==> inputs of amber <==
==> flow/design.v <==
parameter ADD     = 4'b0000;
parameter SUB     = 4'b0001;
parameter AND     = 4'b0010;
parameter OR      = 4'b0011;
parameter XOR     = 4'b0100;
parameter NOT     = 4'b0101;
parameter MOV     = 4'b0110;
parameter NOP     = 4'b0111;
parameter LOAD    = 4'b1000;
parameter STORE   = 4'b1001;
parameter LOAD_IM = 4'b1010;
parameter BRN_Z   = 4'b1011;
parameter BRN_N   = 4'b1100;
parameter BRN_O   = 4'b1101;
parameter BRN     = 4'b1110;
module ALU  #(parameter N = 8) (
    input logic clk, arstn, rst, en,
    input logic [2:0] OP, 
    input logic signed [N-1:0] A, 
    input logic signed [N-1:0] B, 
    output logic  [2:0] ONZ,
    output logic signed [N-1:0] Result 
);
logic [2:0] temp_ONZ;
logic signed [N-1:0] temp_result;
always_comb begin
    logic Overflow;
    Overflow = 1'b0;
    case (OP)
        3'b000: begin  
            {Overflow, temp_result} = A + B;
            temp_ONZ[2] = Overflow ^ temp_result[N-1];
            temp_ONZ[1] = temp_result[N-1];
            temp_ONZ[0] = &(~temp_result);
        end
        3'b001: begin  
            {Overflow, temp_result} = A - B;
            temp_ONZ[2] = Overflow ^ temp_result[N-1];
            temp_ONZ[1] = temp_result[N-1];
            temp_ONZ[0] = &(~temp_result);
        end
        3'b010: begin  
            temp_result = A & B;
            temp_ONZ[2] = 0;
            temp_ONZ[1] = temp_result[N-1];
            temp_ONZ[0] = &(~temp_result);
        end
        3'b011: begin  
            temp_result = A | B;
            temp_ONZ[2] = 0;
            temp_ONZ[1] = temp_result[N-1];
            temp_ONZ[0] = &(~temp_result);
        end
        3'b100 : begin  
            temp_result = A ^ B;
            temp_ONZ[2] = 0;
            temp_ONZ[1] = temp_result[N-1];
            temp_ONZ[0] = &(~temp_result);
            end
        3'b101 : begin  
            {Overflow, temp_result} = A + 1;
            temp_ONZ[2] = Overflow ^ temp_result[N-1];
            temp_ONZ[1] = temp_result[N-1];
            temp_ONZ[0] = &(~temp_result);
            end
        3'b110 : begin  
            temp_result = A;
            temp_ONZ[2] = 0;
            temp_ONZ[1] = temp_result[N-1];
            temp_ONZ[0] = &(~temp_result);      
            end
        3'b111 : begin  
            temp_result = B;
            temp_ONZ[2] = 0;
            temp_ONZ[1] = temp_result[N-1];
            temp_ONZ[0] = &(~temp_result);
            end
        default: begin
            temp_ONZ = 3'h0;
            temp_result = 0;
        end
    endcase
end
always_ff @(posedge clk or negedge arstn) begin
    if (!arstn) begin
        Result <= 0;
    end
    else begin
        Result <= temp_result;
    end
end
always_ff @(posedge clk or negedge arstn) begin
    if (!arstn) begin
        ONZ <= 0;
    end 
    else if (rst) begin
        ONZ <= 0;
    end 
    else if (en) begin
        ONZ <= temp_ONZ;
    end
end
endmodule
module RF  #(parameter N = 8, parameter addressBits = 2) ( 
    input logic clk,
    input logic rst_n,
    input logic selectDestinationA,
    input logic selectDestinationB,
    input logic [1:0] selectSource,
    input logic [addressBits-1:0] writeAddress,
    input logic write_en,
    input logic [addressBits-1:0] readAddressA,
    input logic [addressBits-1:0] readAddressB,
    input logic [N-1:0] A, 
    input logic [N-1:0] B, 
    input logic [N-1:0] C, 
    output logic [N-1:0] destination1A,
    output logic [N-1:0] destination2A,
    output logic [N-1:0] destination1B,
    output logic [N-1:0] destination2B
);
    logic [N-1:0] mem [(2**addressBits)-1:0];
    logic [N-1:0] sourceData;
    logic [N-1:0] readA, readB;
    always_ff @(posedge clk, negedge rst_n) begin
        if(!rst_n) begin
            for(int i = 0; i < 2**addressBits; i++) begin
                if (i == 1) begin
                    mem[i] <= -1;
                end else begin
                    mem[i] <= 0;
                end
            end
        end else begin
            for(int i = 0; i < 2**addressBits; i++) begin
                if(write_en && writeAddress == i) begin
                    mem[i] <= sourceData;
                end
            end
        end
    end
    always_comb begin
        case (selectSource)
            2'b00: sourceData = A;
            2'b01: sourceData = B;
            2'b10: sourceData = C;
            default: sourceData = 0;
        endcase
        readA = 0;
        readB = 0;
        for(int i = 0; i < 2**addressBits; i++) begin
            if(readAddressA == i) begin
                readA = mem[i];
            end
            if(readAddressB == i) begin
                readB = mem[i];
            end
        end
        if(selectDestinationA) begin
            destination1A = 0;
            destination2A = readA;
        end else begin
            destination1A = readA;
            destination2A = 0;
        end
        if(selectDestinationB) begin
            destination1B = 0;
            destination2B = readB;
        end else begin
            destination1B = readB;
            destination2B = 0;
        end
    end
endmodule
module FSM #(
  parameter M = 4,  
  parameter N = 4,  
  parameter P = 6   
) (
  input  logic clk,
  input  logic rst_n,
  output logic ov_warning,
  output logic [  1:0] select_source,
  output logic [M-1:0] write_address,
  output logic             write_en,
  output logic [M-1:0] read_address_A, read_address_B,
  output logic select_destination_A, select_destination_B,
  output logic [N-1:0] immediate_value,
  output logic [2:0] OP,
  output logic       s_rst,
  input  logic [2:0] ONZ,
  output logic enable,
  input  logic [4+2*M-1:0] instruction_in,
  output logic              en_read_instr,
  output logic [P-1:0] read_address_instr,
  output logic SRAM_readEnable,
  output logic SRAM_writeEnable
);
parameter ADD     = 4'b0000;
parameter SUB     = 4'b0001;
parameter AND     = 4'b0010;
parameter OR      = 4'b0011;
parameter XOR     = 4'b0100;
parameter NOT     = 4'b0101;
parameter MOV     = 4'b0110;
parameter NOP     = 4'b0111;
parameter LOAD    = 4'b1000;
parameter STORE   = 4'b1001;
parameter LOAD_IM = 4'b1010;
parameter BRN_Z   = 4'b1011;
parameter BRN_N   = 4'b1100;
parameter BRN_O   = 4'b1101;
parameter BRN     = 4'b1110;
enum logic [1:0] { idle = 2'b11, fetch = 2'b00, decode = 2'b01, execute= 2'b10} state, next;
logic [  P-1:0] PC     ;
logic [  P-1:0] PC_next;
logic           ov     ;
logic           ov_reg ;
logic [2*M-1:0] offset ;
logic [3:0]       instruction_code;
logic [M-1:0]     ra, rb;
logic [2:0]       ONZ_next, ONZ_reg;
logic [4+2*M-1:0] instruction_next, instruction_reg;
assign ov_warning = ov_reg;
always @(posedge clk, negedge rst_n) begin
  if (!rst_n) begin
    state <= idle;
  end else begin
    state <= next;
  end
end
always_comb begin
  case (state)
    idle:    next = ov_reg ? idle : fetch;
    fetch:   next = decode;
    decode:  next = execute;
    execute: next = ov ? idle : fetch;
    default: next = idle;
  endcase
end
always_comb begin
  instruction_code     = 0;
  read_address_instr   = PC;
  en_read_instr        = 0;
  enable               = 0;
  read_address_A       = 0;
  read_address_B       = 0;
  OP                   = 0;
  select_destination_A = 0;
  select_destination_B = 0;
  SRAM_readEnable      = 0;
  SRAM_writeEnable     = 0;
  select_source        = 0;
  immediate_value      = 0;
  write_address        = 0;
  write_en             = 0;
  s_rst                = 0;
  PC_next              = PC;
  ONZ_next             = 0;
  ov                   = ov_reg;
  offset               = 1;
  ra                   = 0;
  rb                   = 0;
  instruction_next     = instruction_reg;
  case (state)
    idle: begin
      select_source        = 2'b00;
      write_address        = 0;
      write_en             = 1'b0;
      read_address_A       = 0;    
      read_address_B       = 0;
      select_destination_A = 1'b0;
      select_destination_B = 1'b0;
      immediate_value      = 0;
      OP                   = 3'b000;
      s_rst                = 1'b0;
      enable               = 1'b0;
      en_read_instr        = 1'b0;
      read_address_instr   = PC;
      offset               = 1;
      SRAM_readEnable      = 1'b0;
      SRAM_writeEnable     = 1'b0;
    end
    fetch: begin
      select_source        = 2'b00;
      write_address        = 0;
      write_en             = 1'b0;
      read_address_A       = 0;    
      read_address_B       = 0;
      select_destination_A = 1'b0;
      select_destination_B = 1'b0;
      immediate_value      = 0;
      OP                   = 3'b000;
      s_rst                = 1'b0;
      enable               = 1'b0;
      en_read_instr        = 1'b1;
      read_address_instr   = PC;
    end
    decode: begin 
      ONZ_next         = ONZ;
      instruction_next = instruction_in;
      instruction_code = instruction_in[4+2*M-1:2*M];
      ra               = instruction_in[2*M-1 : M];
      rb               = instruction_in[M-1:0];
      case (instruction_code)
        ADD, SUB, AND, OR, XOR     : begin
          read_address_A       = ra;    
          read_address_B       = rb;
          OP                   = instruction_code[2:0];
          enable               = 1'b1;
        end
        NOT     : begin
          read_address_A       = 1;    
          read_address_B       = rb;
          OP                   = 3'b100;
          enable               = 1'b1;
        end
        MOV     : begin
          read_address_A       = ra;    
          read_address_B       = rb;
          OP                   = 3'b111;
          enable               = 1'b1;
        end
        NOP     : begin
        end
        LOAD    : begin
          read_address_A       = ra;    
          read_address_B       = rb;
          select_destination_A = 1'b1;
          select_destination_B = 1'b1;
          SRAM_readEnable      = 1'b1;
        end
        STORE   : begin
          read_address_A       = rb;    
          read_address_B       = ra;
          select_destination_A = 1'b1;
          select_destination_B = 1'b1;
          SRAM_writeEnable     = 1'b1;
        end
        LOAD_IM : begin
          select_source        = 2'b10;
          write_address        = ra;
          write_en             = 1'b1;
          immediate_value      = $signed(rb);
        end
        BRN_Z, BRN_N, BRN_O, BRN : begin
          s_rst                = 1'b1;
        end
      endcase
    end
    execute: begin
      instruction_code = instruction_reg[4+2*M-1:2*M];
      ra               = instruction_reg[2*M-1 : M];
      rb               = instruction_reg[M-1:0];
      case (instruction_code)
        ADD, SUB, AND, OR, XOR, NOT, MOV: begin
          select_source        = 2'b00;
          write_address        = ra;
          write_en             = 1'b1;
          enable               = 1'b0;
          {ov,PC_next}         = PC+1;          
        end
        NOP     : begin
          {ov,PC_next}         = PC+1; 
        end
        LOAD    : begin
          select_source        = 2'b01;
          write_address        = ra;
          write_en             = 1'b1;
          {ov,PC_next}         = PC+1;
        end
        STORE   : begin
          {ov,PC_next}         = PC+1;
        end
        LOAD_IM : begin
          {ov,PC_next}         = PC+1;
        end
        BRN_Z   : begin
          s_rst = 0;
          if(ONZ_reg[0] == 1) 
            offset  = {ra, rb};
          else 
            offset = 1;
          if (offset[2*M-1]==1) begin
            {ov,PC_next} = PC - offset[2*M-2:0];
          end else begin
            {ov,PC_next} = PC + offset[2*M-2:0];
          end
        end
        BRN_N : begin
          s_rst = 0;
          if(ONZ_reg[1] == 1) 
            offset  = {ra, rb};
          else 
            offset = 1;
          if (offset[2*M-1]==1) begin
            {ov,PC_next} = PC - offset[2*M-2:0];
          end else begin
            {ov,PC_next} = PC + offset[2*M-2:0];
          end
        end
        BRN_O   : begin
          s_rst = 0;
          if(ONZ_reg[2] == 1) 
            offset  = {ra, rb};
          else 
            offset = 1;
          if (offset[2*M-1]==1) begin
            {ov,PC_next} = PC - offset[2*M-2:0];
          end else begin
            {ov,PC_next} = PC + offset[2*M-2:0];
          end
        end
        BRN     : begin
          s_rst  = 0;
          offset = {ra, rb};
          if (offset[2*M-1]==1) begin
            {ov,PC_next} = PC - offset[2*M-2:0];
          end else begin
            {ov,PC_next} = PC + offset[2*M-2:0];
          end
        end
      endcase
    end
  endcase
end
always_ff @(posedge clk, negedge rst_n) begin
  if (!rst_n) begin
    instruction_reg <= 0;
    ONZ_reg         <= 0;
    ov_reg          <= 0;
    PC              <= 0;
  end else begin
    instruction_reg <= instruction_next;
    ONZ_reg         <= ONZ_next;
    ov_reg          <= ov;
    PC              <= PC_next;
  end
end
endmodule
module microprocessor #(parameter N = 8, ROM_addressBits = 6, RF_addressBits = 3) (
  input  logic                           clk             ,
  input  logic                           rst_n           ,
  input  logic [ 3+2*(RF_addressBits):0] ROM_data        ,
  input  logic [                  N-1:0] SRAM_data       ,
  output logic                           overflowPC      ,
  output logic                           ROM_readEnable  ,
  output logic                           SRAM_readEnable ,
  output logic                           SRAM_writeEnable,
  output logic [    ROM_addressBits-1:0] ROM_address     ,
  output logic [(2**RF_addressBits)-1:0] SRAM_address    ,
  output logic [                  N-1:0] SRAM_data_in
);
  logic RF_selectDestA, RF_selectDestB, RF_writeEnable;
  logic [1:0] RF_selectSource;
  logic [RF_addressBits-1:0] RF_writeAddress, RF_readAddressA, RF_readAddressB;
  logic [N-1:0] RF_AluRes, RF_Im, RF_destAluA, RF_destAluB;
  RF #(.N(N), .addressBits(RF_addressBits)) rf (
    clk,
    rst_n,
    RF_selectDestA,
    RF_selectDestB,
    RF_selectSource,
    RF_writeAddress,
    RF_writeEnable,
    RF_readAddressA,
    RF_readAddressB,
    RF_AluRes, SRAM_data, RF_Im,
    RF_destAluA, SRAM_data_in, RF_destAluB, SRAM_address);
  logic ALU_rst, ALU_en;
  logic [2:0] ALU_OP, ALU_ONZ;
  ALU #(N) alu (
    clk,
    rst_n,
    ALU_rst,
    ALU_en,
    ALU_OP,
    RF_destAluA,
    RF_destAluB,
    ALU_ONZ,
    RF_AluRes
  );
  FSM #(.N(N), .M(RF_addressBits), .P(ROM_addressBits)) fsm (
    clk,
    rst_n,
    overflowPC,
    RF_selectSource,
    RF_writeAddress,
    RF_writeEnable,
    RF_readAddressA,
    RF_readAddressB,
    RF_selectDestA,
    RF_selectDestB,
    RF_Im,
    ALU_OP,
    ALU_rst,
    ALU_ONZ,
    ALU_en,
    ROM_data,
    ROM_readEnable,
    ROM_address,
    SRAM_readEnable,
    SRAM_writeEnable
  );
endmodule
==> flow/run.sh <==
#!/bin/bash
# the make line also repeats each setting of config.mk as NAME=value (left out here)
make -C /OpenROAD-flow-scripts/flow DESIGN_CONFIG=/design/flow/config.mk WORK_HOME=/design/flow/orfs CLKGATE_MAP_FILE= finish
==> flow/config.mk <==
export PLATFORM = sky130hd
export DESIGN_NAME = microprocessor
export DESIGN_NICKNAME = microprocessor
export VERILOG_FILES = /design/flow/design.v
export SDC_FILE = /design/flow/constraint.sdc
export NUM_CORES = 4
export LEC_CHECK = 0
export ABC_AREA = 0
export CAP_MARGIN = 20
export CELL_PAD_IN_SITES_DETAIL_PLACEMENT = 0
export CELL_PAD_IN_SITES_GLOBAL_PLACEMENT = 2
export CORE_MARGIN = 2
export CORE_UTILIZATION = 51
export CTS_CLUSTER_DIAMETER = 80
export CTS_CLUSTER_SIZE = 82
export HOLD_SLACK_MARGIN = 0.01
export MAX_ROUTING_LAYER = met5
export PLACE_DENSITY = 0.45
export SLEW_MARGIN = 35
export TNS_END_PERCENT = 80
==> flow/constraint.sdc <==
create_clock -name core_clock -period 5.2 [get_ports {clk}]
set_input_delay 1.0400 -clock core_clock [delete_from_list [all_inputs] [get_ports {clk}]]
set_output_delay 1.0400 -clock core_clock [all_outputs]
set_load 0.01 [all_outputs]
==> fjord (differences from amber) <==
==> flow/config.mk (replaced) <==
export PLATFORM = sky130hd
export DESIGN_NAME = microprocessor
export DESIGN_NICKNAME = microprocessor
export VERILOG_FILES = /design/flow/design.v
export SDC_FILE = /design/flow/constraint.sdc
export NUM_CORES = 4
export LEC_CHECK = 0
export ABC_AREA = 1
export CAP_MARGIN = 35
export CELL_PAD_IN_SITES_DETAIL_PLACEMENT = 1
export CELL_PAD_IN_SITES_GLOBAL_PLACEMENT = 2
export CORE_MARGIN = 2
export CORE_UTILIZATION = 51
export CTS_CLUSTER_DIAMETER = 80
export CTS_CLUSTER_SIZE = 82
export GPL_ROUTABILITY_DRIVEN = 0
export HOLD_SLACK_MARGIN = 0.01
export MAX_ROUTING_LAYER = met4
export PLACE_DENSITY = 0.45
export SETUP_SLACK_MARGIN = -0.16
export SLEW_MARGIN = 35
export TNS_END_PERCENT = 80
==> harbor (differences from amber) <==
==> flow/config.mk (replaced) <==
export PLATFORM = sky130hd
export DESIGN_NAME = microprocessor
export DESIGN_NICKNAME = microprocessor
export VERILOG_FILES = /design/flow/design.v
export SDC_FILE = /design/flow/constraint.sdc
export NUM_CORES = 4
export LEC_CHECK = 0
export CAP_MARGIN = 20
export CORE_MARGIN = 2
export CORE_UTILIZATION = 40
export SLEW_MARGIN = 20
export TNS_END_PERCENT = 15
==> flow/constraint.sdc (replaced) <==
create_clock -name core_clock -period 4.23 [get_ports {clk}]
set_input_delay 0.8460 -clock core_clock [delete_from_list [all_inputs] [get_ports {clk}]]
set_output_delay 0.8460 -clock core_clock [all_outputs]
set_load 0.01 [all_outputs]
==> qor summary <==
quantity	fjord	amber	harbor
Internal reg-to-reg setup slack	-	0.71 ns	0.04 ns
Floorplan die height	132 um	133 um	150 um
XOR/XNOR Area Share	3.13%	3.69%	3.69%
Sum of net half-perimeters after detailed placement	-	23.7 mm	25.0 mm
Synthesis area per yosys	8380 sq um	8550 sq um	8550 sq um
Final design utilization	-	65.1%	56.6%
# Cells Yosys	1202	1103	1103
Status	did not finish	timing/DRC/antenna clean	complete, but fails checks
Failing step	global placement without I/O (3_1_place_gp_skip_io)	-	-
Reasons for failing layout checks	-	-	setup timing
Destination of the worst hold path	-	fsm.state[3]	fsm.state[3]
Final design instance area without fill	-	10700 sq um	11900 sq um
Worst path arrival time	-	4.01 ns	4.59 ns
Global-route track usage on met2	-	56.2%	47.9%
Endpoint of the most critical setup path	-	SRAM_data_in[4]	alu.ONZ[0]
Seq/total area	-	23.2%	20.9%
DRT Wirelength	-	30.4 mm	32.7 mm
